==> v39: inputs <==
## WorkingFinal
module WorkingFinal(input clk, input reset, input wire[15:0] mem_rdata, output wire[15:0] mem_addr, output wire[15:0] mem_wdata, output wire mem_we, output wire halt);
clock: 57.1 ns
lec_check: 0
abc_area: 0
cap_margin: 10
cell_pad_in_sites_detail_placement: 0
cell_pad_in_sites_global_placement: 1
core_margin: 2
core_utilization: 72
cts_cluster_diameter: 380
cts_cluster_size: 80
gpl_routability_driven: 1
hold_slack_margin: 0.05
place_density: 0.65
setup_slack_margin: -1.68
slew_margin: 10
run.sh (not shown) runs the stock make flow with config.mk's settings and CLKGATE_MAP_FILE=.
==> v28: changes against v39 <==
==> flow/config.mk (replaced) <==
export PLATFORM = sky130hd
export DESIGN_NAME = WorkingFinal
export DESIGN_NICKNAME = WorkingFinal
export VERILOG_FILES = /design/flow/design.v
export SDC_FILE = /design/flow/constraint.sdc
export NUM_CORES = 4
export LEC_CHECK = 0
export ABC_AREA = 1
export CAP_MARGIN = 20
export CORE_MARGIN = 2
export CORE_UTILIZATION = 71
export SLEW_MARGIN = 20
==> flow/constraint.sdc (replaced) <==
create_clock -name core_clock -period 36.0 [get_ports {clk}]
set_input_delay 7.2000 -clock core_clock [delete_from_list [all_inputs] [get_ports {clk}]]
set_output_delay 7.2000 -clock core_clock [all_outputs]
set_load 0.01 [all_outputs]
==> comparison <==
- v39 did not get past 3_1_place_gp_skip_io. v28 finished with timing, DRC and antenna clean.
- Of v28 and v39, v39 has the higher synthesized area (gap about 5%, measured against v39).
- Against v39, the synthesized cell count of v28 is larger by 11%.
- Against v39, the die area of v28 is smaller by about 3.3%.
==> figures <==
Synthesized area: v39 23800 um^2; v28 22600 um^2
Status: v39 did not finish; v28 complete, no violations
Last stage reached: v39 3_1_place_gp_skip_io; v28 -
Dominant cell by count in the synthesized netlist: v39 a21oi_1; v28 nand2_1
Count of unique library cells instantiated by Yosys: v39 98; v28 70
Core area: v39 32500 um^2; v28 31500 um^2
Die Span Y: v39 186 um; v28 183 um
Largest area contributor in the netlist: v39 edfxtp_1; v28 nand2_1
Fraction of synthesized area in multiplexers: v39 6.66%; v28 0.0442%
Number of standard-cell rows in the floorplan: v39 66; v28 65
Yosys cell count: v39 2990; v28 3329
Compound-Gate Fraction of Synth Area: v39 28.0%; v28 21.0%

==> run a <==
Starting RTL as in the previous note.
make LEC_CHECK=0 ABC_AREA=0 CAP_MARGIN=5 CELL_PAD_IN_SITES_DETAIL_PLACEMENT=2 CORE_MARGIN=6 CORE_UTILIZATION=40 CTS_CLUSTER_SIZE=23 MAX_ROUTING_LAYER=met5 MIN_ROUTING_LAYER=met1 SETUP_SLACK_MARGIN=0.75 SLEW_MARGIN=40 TNS_END_PERCENT=25 finish   # period 17.2 ns
==> run b (differences from run a) <==
==> flow/config.mk (replaced) <==
export PLATFORM = sky130hd
export DESIGN_NAME = WorkingFinal
export DESIGN_NICKNAME = WorkingFinal
export VERILOG_FILES = /design/flow/design.v
export SDC_FILE = /design/flow/constraint.sdc
export NUM_CORES = 4
export LEC_CHECK = 0
export ABC_AREA = 1
export CAP_MARGIN = 20
export CORE_MARGIN = 2
export CORE_UTILIZATION = 64
export CTS_CLUSTER_SIZE = 99
export SLEW_MARGIN = 20
==> flow/constraint.sdc (replaced) <==
create_clock -name core_clock -period 17.9 [get_ports {clk}]
set_input_delay 3.5800 -clock core_clock [delete_from_list [all_inputs] [get_ports {clk}]]
set_output_delay 3.5800 -clock core_clock [all_outputs]
set_load 0.01 [all_outputs]
==> run c (differences from run a) <==
==> flow/config.mk (replaced) <==
export PLATFORM = sky130hd
export DESIGN_NAME = WorkingFinal
export DESIGN_NICKNAME = WorkingFinal
export VERILOG_FILES = /design/flow/design.v
export SDC_FILE = /design/flow/constraint.sdc
export NUM_CORES = 4
export LEC_CHECK = 0
export CAP_MARGIN = 20
export CORE_MARGIN = 2
export CORE_UTILIZATION = 69
export MAX_ROUTING_LAYER = met4
export PLACE_DENSITY = 0.62
export SLEW_MARGIN = 20
export TNS_END_PERCENT = 5
==> flow/constraint.sdc (replaced) <==
create_clock -name core_clock -period 25.7 [get_ports {clk}]
set_input_delay 5.1400 -clock core_clock [delete_from_list [all_inputs] [get_ports {clk}]]
set_output_delay 5.1400 -clock core_clock [all_outputs]
set_load 0.01 [all_outputs]
==> results <==
Run c produced a layout that fails on setup timing. Run b did not get past global routing (5_1_grt) (GRT-0116). Run a ended with an error in detailed placement (3_5_place_dp).
In run b the synthesized cell count is larger than in run c, by about 11%.
The highest die area belongs to run a, the lowest to run c.
In area after synthesis, run c and run a do not differ.

==> 12-10: inputs <==
Starting RTL as in the previous note.
Settings: LEC_CHECK=0, CAP_MARGIN=20, CORE_ASPECT_RATIO=1.36, CORE_MARGIN=9, CORE_UTILIZATION=34, CTS_CLUSTER_DIAMETER=167, MIN_ROUTING_LAYER=met1, PLACE_DENSITY=0.5, SETUP_SLACK_MARGIN=0.12, SLEW_MARGIN=20; clock period 19.8 ns.
==> 05-12: changes against 12-10 <==
Settings changed: ABC_AREA set to 1, CORE_ASPECT_RATIO 1.36 to not set, CORE_MARGIN 9 to 2, CORE_UTILIZATION 34 to 52, CTS_CLUSTER_DIAMETER 167 to not set, CTS_CLUSTER_SIZE set to 99, MIN_ROUTING_LAYER met1 to not set, PLACE_DENSITY 0.5 to not set, SETUP_SLACK_MARGIN 0.12 to not set.
==> flow/constraint.sdc (replaced) <==
create_clock -name core_clock -period 16.4 [get_ports {clk}]
set_input_delay 3.2800 -clock core_clock [delete_from_list [all_inputs] [get_ports {clk}]]
set_output_delay 3.2800 -clock core_clock [all_outputs]
set_load 0.01 [all_outputs]
==> 11-08: changes against 12-10 <==
Settings changed: CORE_ASPECT_RATIO 1.36 to not set, CORE_MARGIN 9 to 2, CORE_UTILIZATION 34 to 68, CTS_CLUSTER_DIAMETER 167 to not set, CTS_CLUSTER_SIZE set to 31, MIN_ROUTING_LAYER met1 to not set, PLACE_DENSITY 0.5 to not set, SETUP_SLACK_MARGIN 0.12 to not set.
==> flow/constraint.sdc (replaced) <==
create_clock -name core_clock -period 29.1 [get_ports {clk}]
set_input_delay 5.8200 -clock core_clock [delete_from_list [all_inputs] [get_ports {clk}]]
set_output_delay 5.8200 -clock core_clock [all_outputs]
set_load 0.01 [all_outputs]
==> notes <==
11-08 ran to the end with no violations. 12-10 completed and failed the layout checks on setup timing. 05-12 aborted during global routing.
Against 12-10, the register-to-register slack of 11-08 is better by 6700 ps.
Against 12-10, the cell area of 11-08 is smaller by about 22%.
Of 12-10 and 11-08, 12-10 has the higher routed wire length (gap about 23%, measured against 11-08).
In 12-10 the count of clock-buffer cells in the layout is higher than in 11-08, by 1.
Of 12-10 and 11-08, 12-10 has the higher non-clock buffer count (gap 661).
In synthesized cell count, 11-08 and 12-10 do not differ.
Against 12-10, the fmax of 11-08 is smaller by about 9%.
In 12-10 the clock skew is lower than in 11-08, by 3.0 ps.

==> wip/lagoon <==
WorkingFinal again, from the RTL that the note above started with.
export LEC_CHECK = 0
export ABC_AREA = 0
export CAP_MARGIN = 10
export CELL_PAD_IN_SITES_DETAIL_PLACEMENT = 0
export CELL_PAD_IN_SITES_GLOBAL_PLACEMENT = 1
export CORE_MARGIN = 3
export CORE_UTILIZATION = 69
export CTS_CLUSTER_SIZE = 80
export GPL_ROUTABILITY_DRIVEN = 0
export HOLD_SLACK_MARGIN = 0.05
export PLACE_DENSITY = 0.65
export SETUP_SLACK_MARGIN = -1.68
export SLEW_MARGIN = 10
create_clock -name core_clock -period 66.4 [get_ports {clk}]
==> wip/raven (differences from wip/lagoon) <==
==> flow/config.mk (replaced) <==
export PLATFORM = sky130hd
export DESIGN_NAME = WorkingFinal
export DESIGN_NICKNAME = WorkingFinal
export VERILOG_FILES = /design/flow/design.v
export SDC_FILE = /design/flow/constraint.sdc
export NUM_CORES = 4
export LEC_CHECK = 0
export ABC_AREA = 1
export CAP_MARGIN = 10
export CELL_PAD_IN_SITES_DETAIL_PLACEMENT = 0
export CELL_PAD_IN_SITES_GLOBAL_PLACEMENT = 3
export CORE_ASPECT_RATIO = 0.82
export CORE_MARGIN = 3
export CORE_UTILIZATION = 17
export CTS_CLUSTER_SIZE = 52
export GPL_ROUTABILITY_DRIVEN = 0
export HOLD_SLACK_MARGIN = 0.05
export MAX_ROUTING_LAYER = met4
export MIN_ROUTING_LAYER = met2
export PLACE_DENSITY_LB_ADDON = 0.23
export SLEW_MARGIN = 20
==> flow/constraint.sdc (replaced) <==
create_clock -name core_clock -period 28.0 [get_ports {clk}]
set_input_delay 5.6000 -clock core_clock [delete_from_list [all_inputs] [get_ports {clk}]]
set_output_delay 5.6000 -clock core_clock [all_outputs]
set_load 0.01 [all_outputs]
==> wip/willow (differences from wip/lagoon) <==
==> flow/config.mk (replaced) <==
export PLATFORM = sky130hd
export DESIGN_NAME = WorkingFinal
export DESIGN_NICKNAME = WorkingFinal
export VERILOG_FILES = /design/flow/design.v
export SDC_FILE = /design/flow/constraint.sdc
export NUM_CORES = 4
export LEC_CHECK = 0
export CAP_MARGIN = 20
export CORE_MARGIN = 2
export CORE_UTILIZATION = 40
export SLEW_MARGIN = 20
==> flow/constraint.sdc (replaced) <==
create_clock -name core_clock -period 30.0 [get_ports {clk}]
set_input_delay 6.0000 -clock core_clock [delete_from_list [all_inputs] [get_ports {clk}]]
set_output_delay 6.0000 -clock core_clock [all_outputs]
set_load 0.01 [all_outputs]
==> changes_impl.md <==
## Implementation

* Ys cells at 3329
* Core Util at FP at 17.2%
* Post-synth area hogs: nand2_1 13%, edfxtp_1 13%, dfxtp_1 13%
* Outcome: complete, no violations
* Simple share at 27.5%
* MUX share of area at 0.0442%
* Full die area at 138000 µm²
* YS chip area at 22600 µm²
* Yosys adder share at 12.6%
* Die X at 409 µm
* Post-synth top cells: 789 x nand2_1, 462 x inv_1, 322 x o21ai_0, 209 x nor2_1, 198 x ha_1
* Most instantiated library cell after synthesis: nand2_1
* Post-synth seq share at approximately 25%
* # rows at 120
# the run above: wip/raven

==> changes_impl.md <==
## Implementation

* Post-Syn Nets at 3225
* Post-synth area hogs: edfxtp_1 12%, dfxtp_1 12%, ha_1 10%
* Ys cells at 2990
* # rows at 67
* Most instantiated library cell after synthesis: a21oi_1
* Stop err: [ERROR GPL-0301] Utilization 106.726 % exceeds 100%.
* Full die area at 36700 µm²
* Yosys adder share at 12.0%
* Post-synth top cells: 288 x a21oi_1, 280 x nor2_1, 272 x nand2_1, 198 x ha_1, 155 x o21ai_0
* Top logic family: AND-OR/OR-AND gates
* Die X at 192 µm
* Avg Inst Size Synth at 7.94 µm²
* Last stage: global placement without I/O
* Ys flop type: dfxtp_1
* Core Util at FP at 70.5%
* Simple share at 20.0%
* YS chip area at 23800 µm²
* Outcome: aborted with a tool error
* MUX share of area at 6.66%
* Post-synth seq share at 24.1%
# the run above: wip/lagoon

==> changes_impl.md <==
## Implementation

* Outcome: complete, no violations
* Core Util at FP at 40.3%
* Maximum fanout along the worst path at 16
* Post-synth area hogs: edfxtp_1 12%, dfxtp_1 12%, ha_1 10%
* Post-synth seq share at 24.1%
* Full die area at 61400 µm²
* Worst Hold Path EP: cc.aluop[5]$_DFF_P_
* # rows at 89
* Yosys adder share at 12.0%
* Ys cells at 2990
* MUX share of area at under 10%
* YS chip area at roughly 24000 µm²
* Simple share at around 20%
# the run above: wip/willow


==> juniper <==
WorkingFinal again, from the RTL that the note above started with.
==> flow/design.v (excerpt) <==
module WorkingFinal(input clk, input reset, input wire[15:0] mem_rdata, output wire[15:0] mem_addr, output wire[15:0] mem_wdata, output wire mem_we, output wire halt);
	wire[15:0] MemOut, IRout, AluOutLo, AluOutHi, ALUInA, ALUInB, ALUInC, PCin, PCout, MemAddr, OutBusB, DMRout, RegWD1;
	wire ccpcwrite, ccirwrite, ccA, ccB, ccw1;
	wire[2:0] ccC, RFinB, curstate;
	wire[3:0] opcodereg, ccaluop;
	wire[15:0] LOout,Bout, RegWD2,OutBusA,OutBusC,Aout,Cout,PCSrcIn1,AluSrcCIn1,AluSrcCIn2,AluSrcCIn3,AluSrcCIn4;
	wire wNZ, wire1, PCwrite1,ccw2,ccpcwritecond,cciord,ccmemread,ccmemwrite,ccpcinit;
	wire[1:0] ccpcsource,ccmemtoreg;
	ctrlckt  cc (clk,reset,IRout[15:12],ccw1,ccw2,ccpcwritecond,ccpcwrite,cciord,ccmemread,ccmemwrite,ccmemtoreg,ccirwrite,ccA,ccB,ccC,ccpcsource,ccaluop,ccpcinit,opcodereg,curstate);
	and(wire1,ccpcwritecond,wNZ);
	or(PCwrite1,wire1,ccpcwrite);
	Register PC (PCin,16'd0,PCout,PCwrite1,ccpcinit,clk);
	Mux2to1 IorD (cciord,PCout,LOout,MemAddr);
	assign mem_addr = MemAddr;
	assign mem_wdata = Bout;
	assign mem_we = ccmemwrite;
	assign MemOut = mem_rdata;
	assign halt = (curstate == 3'b010) && (IRout[15:13] == 3'b111);
	IRlt ir1(clk,MemOut,ccirwrite,IRout);
	Register DMR(MemOut,16'd0,DMRout,1'b1,1'b0,clk);
	Mux4to1 MemToReg(ccmemtoreg,DMRout,LOout,PCout,16'd1,RegWD1);
	Mux4to1_3bit m4to13bit (IRout[5:3],IRout[11:9],IRout[15:14],RFinB);
	RegFile rfile1 (IRout[8:6],RFinB,IRout[2:0],IRout[11:9],RegWD1,RegWD2,OutBusA,OutBusB,OutBusC,ccw1,ccw2,clk);
	Register RegAluSrcA(OutBusA,16'd0,Aout,1'b1,1'b0,clk);
	Register RegAluSrcB(OutBusB,16'd0,Bout,1'b1,1'b0,clk);
	Register RegAluSrcC(OutBusC,16'd0,Cout,1'b1,1'b0,clk);
	shiftconcat conc (PCout,IRout[11:0],PCSrcIn1);
  ...
Settings: LEC_CHECK=0, CAP_MARGIN=20, CELL_PAD_IN_SITES_DETAIL_PLACEMENT=0, CORE_MARGIN=2, CORE_UTILIZATION=68, CTS_CLUSTER_SIZE=65, GPL_ROUTABILITY_DRIVEN=0, MIN_ROUTING_LAYER=met1, SLEW_MARGIN=20, TNS_END_PERCENT=100; clock period 18.7 ns.
==> tundra: changes against juniper <==
ABC_AREA = 1   (was not set)
CELL_PAD_IN_SITES_DETAIL_PLACEMENT = not set   (was 0)
CORE_UTILIZATION = 72   (was 68)
CTS_CLUSTER_SIZE = not set   (was 65)
GPL_ROUTABILITY_DRIVEN = not set   (was 0)
MIN_ROUTING_LAYER = not set   (was met1)
TNS_END_PERCENT = not set   (was 100)
==> flow/constraint.sdc (replaced) <==
create_clock -name core_clock -period 36.0 [get_ports {clk}]
set_input_delay 7.2000 -clock core_clock [delete_from_list [all_inputs] [get_ports {clk}]]
set_output_delay 7.2000 -clock core_clock [all_outputs]
set_load 0.01 [all_outputs]
==> summary of the runs <==
- tundra passed the timing, design-rule and antenna checks. juniper did not get past global routing.
- Against tundra, the die area of juniper is larger by about 11%.
- Against tundra, the synthesized cell count of juniper is lower by about 10%.
- Against tundra, the area after synthesis of juniper is larger by about 5%.

==> wip/amber: inputs <==
WorkingFinal again, from the RTL that the note above started with.
Settings: LEC_CHECK=0, ABC_AREA=1, CAP_MARGIN=20, CORE_MARGIN=2, CORE_UTILIZATION=72, CTS_CLUSTER_SIZE=95, SETUP_SLACK_MARGIN=1.81, SLEW_MARGIN=20, TNS_END_PERCENT=5; clock period 9.84 ns.
==> wip/umber (differences from wip/amber) <==
- ABC_AREA: 1 -> default
- CORE_UTILIZATION: 72 -> 49
- CTS_CLUSTER_SIZE: 95 -> default
- SETUP_SLACK_MARGIN: 1.81 -> default
- TNS_END_PERCENT: 5 -> default
==> flow/constraint.sdc (replaced) <==
create_clock -name core_clock -period 29.0 [get_ports {clk}]
set_input_delay 5.8000 -clock core_clock [delete_from_list [all_inputs] [get_ports {clk}]]
set_output_delay 5.8000 -clock core_clock [all_outputs]
set_load 0.01 [all_outputs]
==> wip/ember (differences from wip/amber) <==
- CORE_UTILIZATION: 72 -> 53
- CTS_CLUSTER_SIZE: 95 -> 100
- SETUP_SLACK_MARGIN: 1.81 -> default
- TNS_END_PERCENT: 5 -> default
==> flow/constraint.sdc (replaced) <==
create_clock -name core_clock -period 16.4 [get_ports {clk}]
set_input_delay 3.2800 -clock core_clock [delete_from_list [all_inputs] [get_ports {clk}]]
set_output_delay 3.2800 -clock core_clock [all_outputs]
set_load 0.01 [all_outputs]
==> qor summary <==
|  | wip/ember | wip/umber | wip/amber |
|---|---|---|---|
| Post-CTS Setup Bufs | 266 | 0 | 63 |
| Result of the run | stopped before the end | finished clean | stopped before the end |
| Stage where the flow stopped | 5_1_grt | - | 5_1_grt |
| Count of placed standard cells including taps | 4,338 | 3,611 | 4,182 |
| Adder share | 0.126 | 0.120 | 0.126 |
| Proportion of synthesized area in mux cells | 0.000442 | 0.0666 | 0.000442 |
| Post-synthesis cell type with the largest instance count | sky130_fd_sc_hd__nand2_1 | sky130_fd_sc_hd__a21oi_1 | sky130_fd_sc_hd__nand2_1 |
| Fp_density | 0.538 | 0.498 | 0.736 |
| Placed inst area | 0.0277 sq mm | 0.0253 sq mm | 0.0272 sq mm |
| Floorplan core area | 0.0420 sq mm | 0.0477 sq mm | 0.0307 sq mm |
| Ys cells | 3,329 | 2,990 | 3,329 |
| Instance count of the mapped netlist | 3,329 | 2,990 | 3,329 |
| Count of cell types in the netlist | 70 | 98 | 70 |
| Dominant cell type by area after synthesis | sky130_fd_sc_hd__nand2_1 | sky130_fd_sc_hd__edfxtp_1 | sky130_fd_sc_hd__nand2_1 |
| Number of buffers created by CTS | 20 | 22 | 20 |
